## indigo
## alu_top
module alu_top (
    input             clk,
    input      [15:0] a,
    input      [15:0] b,
    input      [2:0]  opcode,
    input             mode,
    output reg [15:0] result,
    output reg        za,
    output reg        zb,
    output reg        eq,
    output reg        gt,
    output reg        lt
);
    reg [15:0] a_q, b_q;
    reg [2:0]  opcode_q;
    reg        mode_q;
    wire [15:0] alu_out;
    wire        za_w, zb_w, eq_w, gt_w, lt_w;
    ALU u_alu (.a(a_q), .b(b_q), .opcode(opcode_q), .mode(mode_q),
               .outALU(alu_out), .za(za_w), .zb(zb_w), .eq(eq_w), .gt(gt_w), .lt(lt_w));
    always @(posedge clk) begin
        a_q      <= a;
        b_q      <= b;
        opcode_q <= opcode;
        mode_q   <= mode;
        result   <= alu_out;
        za       <= za_w;
        zb       <= zb_w;
        eq       <= eq_w;
        gt       <= gt_w;
        lt       <= lt_w;
    end
endmodule
Settings: LEC_CHECK=0, ABC_AREA=1, CAP_MARGIN=20, CORE_ASPECT_RATIO=1.94, CORE_MARGIN=2, CORE_UTILIZATION=40, CTS_CLUSTER_DIAMETER=281, CTS_CLUSTER_SIZE=98, PLACE_DENSITY=0.66, SLEW_MARGIN=20, TNS_END_PERCENT=15; clock period 45.0 ns.
run.sh (not shown) runs the stock make flow with config.mk's settings and CLKGATE_MAP_FILE=.
indigo: PASS, flow complete, no timing, DRC or antenna violations
Here is what was changed in the inputs of harbor compared with indigo.
==> flow/config.mk <==
export PLATFORM = sky130hd
export DESIGN_NAME = alu_top
export DESIGN_NICKNAME = alu_top
export VERILOG_FILES = /design/flow/design.v
export SDC_FILE = /design/flow/constraint.sdc
export NUM_CORES = 4
export LEC_CHECK = 0
export CAP_MARGIN = 20
export CORE_MARGIN = 2
export CORE_UTILIZATION = 40
export SLEW_MARGIN = 20
==> flow/constraint.sdc <==
create_clock -name core_clock -period 37.1 [get_ports {clk}]
set_input_delay 7.4200 -clock core_clock [delete_from_list [all_inputs] [get_ports {clk}]]
set_output_delay 7.4200 -clock core_clock [all_outputs]
set_load 0.01 [all_outputs]
### Flow results
- Delta (harbor minus indigo): net count of the mapped netlist -4.8%, static leakage saw a decrease, clock power now sits higher, post-route standard cell area excluding fillers now sits higher.
- For the wire length of the first global-routing pass, harbor came in 9500 um higher than indigo did.
- The power number comes out higher for harbor vs indigo.
- On post-place setup slack, harbor does worse than indigo.
- Comparing portion of the clock cycle consumed by the worst path in the final layout for indigo and harbor, the smaller number came from indigo.
- Wire length on met3 for harbor: about 160% up relative to indigo
- harbor ends up with higher number of antenna violations at the first check in global routing than indigo does.
- [harbor] worst hold margin rose 110 ps relative to indigo


alu_top again, from the RTL that the note above started with.
Design alu_top, start of the top module:
module alu_top (
    input             clk,
    input      [15:0] a,
    input      [15:0] b,
    input      [2:0]  opcode,
    input             mode,
    output reg [15:0] result,
    output reg        za,
    output reg        zb,
    output reg        eq,
    output reg        gt,
    output reg        lt
);
    reg [15:0] a_q, b_q;
    reg [2:0]  opcode_q;
    reg        mode_q;
    wire [15:0] alu_out;
    wire        za_w, zb_w, eq_w, gt_w, lt_w;
    ALU u_alu (.a(a_q), .b(b_q), .opcode(opcode_q), .mode(mode_q),
               .outALU(alu_out), .za(za_w), .zb(zb_w), .eq(eq_w), .gt(gt_w), .lt(lt_w));
    always @(posedge clk) begin
        a_q      <= a;
        b_q      <= b;
        opcode_q <= opcode;
        mode_q   <= mode;
        result   <= alu_out;
        za       <= za_w;
        zb       <= zb_w;
        eq       <= eq_w;
        gt       <= gt_w;
        lt       <= lt_w;
    end
endmodule
make LEC_CHECK=0 ABC_AREA=1 CAP_MARGIN=20 CORE_MARGIN=2 CORE_UTILIZATION=68 CTS_CLUSTER_DIAMETER=52 CTS_CLUSTER_SIZE=15 HOLD_SLACK_MARGIN=-0.1 SLEW_MARGIN=20 TNS_END_PERCENT=95 finish   # period 27.8 ns
The baseline aborted during 5_1_grt, error GRT-0116.
Then changed:
ABC_AREA = not set   (was 1)
CTS_CLUSTER_DIAMETER = 29   (was 52)
CTS_CLUSTER_SIZE = not set   (was 15)
HOLD_SLACK_MARGIN = not set   (was -0.1)
MAX_ROUTING_LAYER = met4   (was not set)
TNS_END_PERCENT = 5   (was 95)
clock period = 28.4 ns   (was 27.8 ns; I/O delays follow)
Result: The new run reached the layout checks and failed them: setup timing. Synthesized cell count is lower by 5.6%. Area after synthesis is higher by 3.7%. Die area is higher by 3.6%.
Then changed:
CORE_UTILIZATION = 72   (was 68)
CTS_CLUSTER_DIAMETER = not set   (was 29)
MAX_ROUTING_LAYER = not set   (was met4)
SETUP_SLACK_MARGIN = 1.78   (was not set)
TNS_END_PERCENT = not set   (was 5)
clock period = 5.97 ns   (was 28.4 ns; I/O delays follow)
Outcome: The changed run stopped in 3_5_place_dp on DPL-0033; die area came out lower by about 5.4%; area after synthesis does not change; synthesized cell count does not change.
Then changed:
CORE_UTILIZATION = 65   (was 72)
SETUP_SLACK_MARGIN = not set   (was 1.78)
TNS_END_PERCENT = 5   (was not set)
clock period = 27.6 ns   (was 5.97 ns; I/O delays follow)
This time the run finished but fails on setup timing.
Synthesized cell count stays the same.
Synthesized area stays the same.
Die area increases by 10%.


Setup of run A:
Starting RTL as in the previous note.
==> flow/design.v (excerpt) <==
module alu_top (
    input             clk,
    input      [15:0] a,
    input      [15:0] b,
    input      [2:0]  opcode,
    input             mode,
    output reg [15:0] result,
    output reg        za,
    output reg        zb,
    output reg        eq,
    output reg        gt,
    output reg        lt
);
clock: 28.4 ns
lec_check: 0
cap_margin: 20
core_margin: 2
core_utilization: 69
cts_cluster_diameter: 26
setup_slack_margin: 4.27
slew_margin: 20
tns_end_percent: 5
Run A never completed; the flow aborted with a tool error in global routing (5_1_grt).
Modified inputs, run B compared to run A
Settings: CTS_CLUSTER_DIAMETER no longer set, was 26; SETUP_SLACK_MARGIN no longer set, was 4.27; CORE_UTILIZATION now 65, was 69; the clock period (ns, I/O delays scaled along) now 27.5, was 28.4.
[summary]
Run A did not finish: a tool error stopped it during global routing (5_1_grt). From the logs: run B reached the end of the flow and failed the layout checks with negative setup slack. Per the comparison of run B with run A, count of standard-cell rows increased 1, height of the die grew by 4.7 um, cell count in the Yosys report stayed essentially flat, area inside the core boundary now larger, initial core utilization shows a reduction of 3.2 points.
Modified inputs, run C compared to run B
Settings: a deleted TNS_END_PERCENT that had been 5; an added PLACE_DENSITY_LB_ADDON of 0.08; a change of CORE_UTILIZATION from 65 to 72; an added ABC_AREA of 1; a change of the clock period (ns, I/O delays scaled along) from 27.5 to 5.97.
==> comparison <==
What run C reported for total cells reported by yosys after synthesis has to be multiplied by 0.944 to get the figure for run B. Run C vs run B: register share after synthesis up in run C. Run C failed in clock tree synthesis (4_1_cts) with DPL-0038. Diff run B -> run C: share of synthesized area spent on multiplexers now sits lower, area of the synthesized netlist per yosys stat saw a decrease, total nets after synthesis saw an increase, count of cell types in the netlist went down. Diff run B -> run C | weighted congestion at the end of routability-driven global placement | up by a little under 10%.
diff inputs: run C => run D
Settings: CORE_UTILIZATION changed from 72 to 33; ABC_AREA removed (was 1); PLACE_DENSITY_LB_ADDON removed (was 0.08); the clock period (ns, I/O delays scaled along) changed from 5.97 to 37.1.
[summary]
Of run C and run D, only run C never reached the final stage. No final results exist for run C, since it was stopped by error DPL-0038 during clock tree synthesis (4_1_cts). Run D vs run C: final weighted congestion in routability-driven placement down in run D. Taking run C as the reference, in run D register area share after synthesis down 0.26 points, mux contribution to synthesized area went up, area share of and-or/or-and cells after synthesis now sits higher.
For run E, these inputs were changed with respect to run D:
Settings: putting CELL_PAD_IN_SITES_GLOBAL_PLACEMENT at 1 where nothing was set; swapping 33 for 40 in CORE_UTILIZATION; putting CORE_ASPECT_RATIO at 0.84 where nothing was set; swapping 37.1 for 45.0 in the clock period (ns, I/O delays scaled along).
Findings:
Run E did not stop at any stage, and its layout met the timing, DRC and antenna checks. Global routing usage on met3 up 1.9 points in run E wrt run D. The number of clock buffers in the layout of run E exceeds that of run D by 1. The met2 wirelength from detailed routing in run E sits 2.9% below the value recorded for run D. Between run D and run E, pin count of the biggest net entering global routing decreased.


## v15
alu_top again, from the RTL that the note above started with.
Settings: LEC_CHECK=0, ABC_AREA=1, CAP_MARGIN=20, CORE_MARGIN=2, CORE_UTILIZATION=72, CTS_CLUSTER_SIZE=15, GPL_ROUTABILITY_DRIVEN=0, PLACE_DENSITY_LB_ADDON=0.08, SLEW_MARGIN=20; clock period 5.97 ns.
v15 terminated abnormally: 4_1_cts reported DPL-0038.
--- input diff v15..v6 ---
Settings: clearing GPL_ROUTABILITY_DRIVEN, which used to be 0; clearing PLACE_DENSITY_LB_ADDON, which used to be 0.08; swapping 72 for 59 in CORE_UTILIZATION; clearing ABC_AREA, which used to be 1; clearing CTS_CLUSTER_SIZE, which used to be 15; swapping 5.97 for 29.4 in the clock period (ns, I/O delays scaled along).
### Flow results
Per the comparison of v6 with v15, number of instances in the synthesized netlist moved down; distinct cell type count after synthesis moved up; mean post-synth cell area moved up; area of the synthesized netlist per yosys stat moved up. The simple-gate area share of the yosys netlist of v6 is lower than that of v15. Seen in the log of v15: DPL-0038 during 4_1_cts, after which the run never completed. v6 has completed all stages; timing, DRC and antenna checks passed.
### v6 -> v33
Settings: setting TNS_END_PERCENT to 5 for the first time; changing CORE_UTILIZATION from 59 to 65; changing the clock period (ns, I/O delays scaled along) from 29.4 to 24.0.
### Flow results
The area of the core region reported for v33 is smaller than that of v6 by 9.5%. [v33] post-CTS setup repair buffer count rose 47 relative to v6. Diff v6..v33 | count of library flops with an enable pin | unchanged. v33 vs. v6: Yosys chip area essentially unchanged, global placement routability congestion climbed 8.4%. Compared with v6, in v33 post-synthesis mux area share flat, number of cells upsized or downsized after cts up 63, cell count after placement up 12%, vertical die dimension down about 4.6%. Status for v6 and v33: clean finish in v6 only. Run status, v33: aborted in 5_1_grt, error GRT-0232. Compared to v6, v33 has die area 2600 um2 lower.
Inputs modified between v33 and v22:
Settings: CORE_UTILIZATION: 65 -> 66; CTS_CLUSTER_DIAMETER: unset -> 151; the clock period (ns, I/O delays scaled along): 24.0 -> 28.4.
Results
- Summary: with v33 as the reference, number of resized instances in the post-cts repair step in v22 moved down by more than half.
- Going from v33 to v22, number of cells in the design after placement shrank by more than 10%.
- v33 → v22: die outline area went down 390 um2; synthesized cell count held.
- v22 -> v33: basic-gate share of the synthesized area counting and, or, nand and nor cells delta 0, exact match
- v33 has higher vertical die size than v22.
- Lower worst setup slack before clock tree synthesis among v22 and v33: v33
- To summarise v22: no stage aborted, but the layout did not pass its checks, failing on negative setup slack.


Starting RTL as in the previous note.
Settings: LEC_CHECK=0, ABC_AREA=1, CAP_MARGIN=20, CORE_MARGIN=2, CORE_UTILIZATION=72, CTS_CLUSTER_DIAMETER=371, CTS_CLUSTER_SIZE=14, PLACE_DENSITY_LB_ADDON=0.08, SETUP_SLACK_MARGIN=1.68, SLEW_MARGIN=20; clock period 5.97 ns.
The baseline ended with an error in clock tree synthesis on DPL-0038.
Edit:
ABC_AREA = unset   (was 1)
CTS_CLUSTER_DIAMETER = unset   (was 371)
CTS_CLUSTER_SIZE = unset   (was 14)
MAX_ROUTING_LAYER = met4   (was unset)
PLACE_DENSITY_LB_ADDON = 0.01   (was 0.08)
SETUP_SLACK_MARGIN = unset   (was 1.68)
TNS_END_PERCENT = 5   (was unset)
clock period = 27.6 ns   (was 5.97 ns; I/O delays follow)
The changed run died in global routing with GRT-0232.
Synthesized cell count drops by 5.6%.
Area after synthesis grows by 3.7%.
Die area climbs by 3.6%.
Edit:
CORE_UTILIZATION = 40   (was 72)
MAX_ROUTING_LAYER = unset   (was met4)
PLACE_DENSITY_LB_ADDON = unset   (was 0.01)
TNS_END_PERCENT = unset   (was 5)
clock period = 45.0 ns   (was 27.6 ns; I/O delays follow)
Effect: This time the run completed without violations; synthesized area does not change; synthesized cell count stays the same; die area rises by 78%.
Edit:
ABC_AREA = 1   (was unset)
CORE_ASPECT_RATIO = 0.5   (was unset)
CORE_UTILIZATION = 59   (was 40)
CTS_CLUSTER_DIAMETER = 281   (was unset)
CTS_CLUSTER_SIZE = 98   (was unset)
HOLD_SLACK_MARGIN = -0.09   (was unset)
PLACE_DENSITY = 0.35   (was unset)
SETUP_SLACK_MARGIN = 5.0   (was unset)
TNS_END_PERCENT = 15   (was unset)
After rerunning: The changed run completed with no timing, DRC or antenna violations. Power falls by 20%. Cell area falls by 4.9%. Fmax rises by 0.44%. Wire length falls by 23%. Flip-flop count is unchanged.
Edit:
CAP_MARGIN = 15   (was 20)
CELL_PAD_IN_SITES_DETAIL_PLACEMENT = 2   (was unset)
CELL_PAD_IN_SITES_GLOBAL_PLACEMENT = 3   (was unset)
CORE_ASPECT_RATIO = unset   (was 0.5)
CORE_UTILIZATION = 40   (was 59)
CTS_CLUSTER_DIAMETER = unset   (was 281)
CTS_CLUSTER_SIZE = 66   (was 98)
GPL_ROUTABILITY_DRIVEN = 0   (was unset)
GPL_TIMING_DRIVEN = 0   (was unset)
HOLD_SLACK_MARGIN = -0.02   (was -0.09)
PLACE_DENSITY = unset   (was 0.35)
SLEW_MARGIN = 25   (was 20)
TNS_END_PERCENT = 95   (was 15)
Outcome:
- total power is higher by 9.4%
- via count increases by 8.4%
- area after synthesis does not change
- design area grows by 4.4%
- core utilization goes down by 19 points
- register-to-register slack degrades by 910 ps
Edit:
CAP_MARGIN = 20   (was 15)
CELL_PAD_IN_SITES_DETAIL_PLACEMENT = unset   (was 2)
CELL_PAD_IN_SITES_GLOBAL_PLACEMENT = unset   (was 3)
CORE_UTILIZATION = 26   (was 40)
CTS_CLUSTER_DIAMETER = 190   (was unset)
CTS_CLUSTER_SIZE = 98   (was 66)
GPL_TIMING_DRIVEN = unset   (was 0)
HOLD_SLACK_MARGIN = unset   (was -0.02)
PLACE_DENSITY_LB_ADDON = 0.1   (was unset)
SETUP_SLACK_MARGIN = unset   (was 5.0)
SLEW_MARGIN = 20   (was 25)
TNS_END_PERCENT = 5   (was 95)
=> Non-clock buffer count went down by 56. Synthesized area is unchanged. Clock power increases by 6.6%. Setup slack loses 1300 ps. Wire length is lower by 12%.


Starting RTL as in the previous note.
clock: 24.1 ns
lec_check: 0
abc_area: 0
cap_margin: 0
cell_pad_in_sites_detail_placement: 2
cell_pad_in_sites_global_placement: 3
core_aspect_ratio: 0.87
core_margin: 2
core_utilization: 24
gpl_routability_driven: 0
hold_slack_margin: 0.23
max_routing_layer: met4
min_routing_layer: met2
place_density_lb_addon: 0.05
slew_margin: 30
tns_end_percent: 20
The starting point reached the layout checks and failed them: setup timing.
Rerun with:
Settings changed: ABC_AREA 0 to 1, CORE_ASPECT_RATIO 0.87 to unset, GPL_ROUTABILITY_DRIVEN 0 to unset, MIN_ROUTING_LAYER met2 to met1, PLACE_DENSITY set to 0.79, PLACE_DENSITY_LB_ADDON 0.05 to unset, SLEW_MARGIN 30 to 40.
The new run finished but failed the layout checks on setup timing.
Power decreases by about 10%.
Routed wire length decreases by 1.7%.
Via count decreases by about 26%.
Cell area increases by about 1.6%.
Worst setup slack is worse by 5.6 ns.
Rerun with:
Settings changed: ABC_AREA 1 to unset, CAP_MARGIN 0 to 20, CELL_PAD_IN_SITES_DETAIL_PLACEMENT 2 to unset, CELL_PAD_IN_SITES_GLOBAL_PLACEMENT 3 to unset, CORE_UTILIZATION 24 to 67, CTS_CLUSTER_DIAMETER set to 55, HOLD_SLACK_MARGIN 0.23 to unset, MIN_ROUTING_LAYER met1 to unset, PLACE_DENSITY 0.79 to unset, SLEW_MARGIN 40 to 20, TNS_END_PERCENT 20 to 5.
Clock period 24.1 ns to 27.5 ns, I/O delays scaled along.
Outcome: With this change the flow ended with an error in global routing (5_1_grt) (GRT-0232). Die area decreases by 62%. Synthesized area increases by 3.7%. Synthesized cell count decreases by 5.6%.
Rerun with:
Settings changed: CTS_CLUSTER_DIAMETER 55 to 58.
Effect: The changed run did not get past global routing (5_1_grt) on GRT-0232. Synthesized area is unchanged. Die size is unchanged. Synthesized cell count does not change.
No activity file was given, so power comes from the tool's default toggle rates.
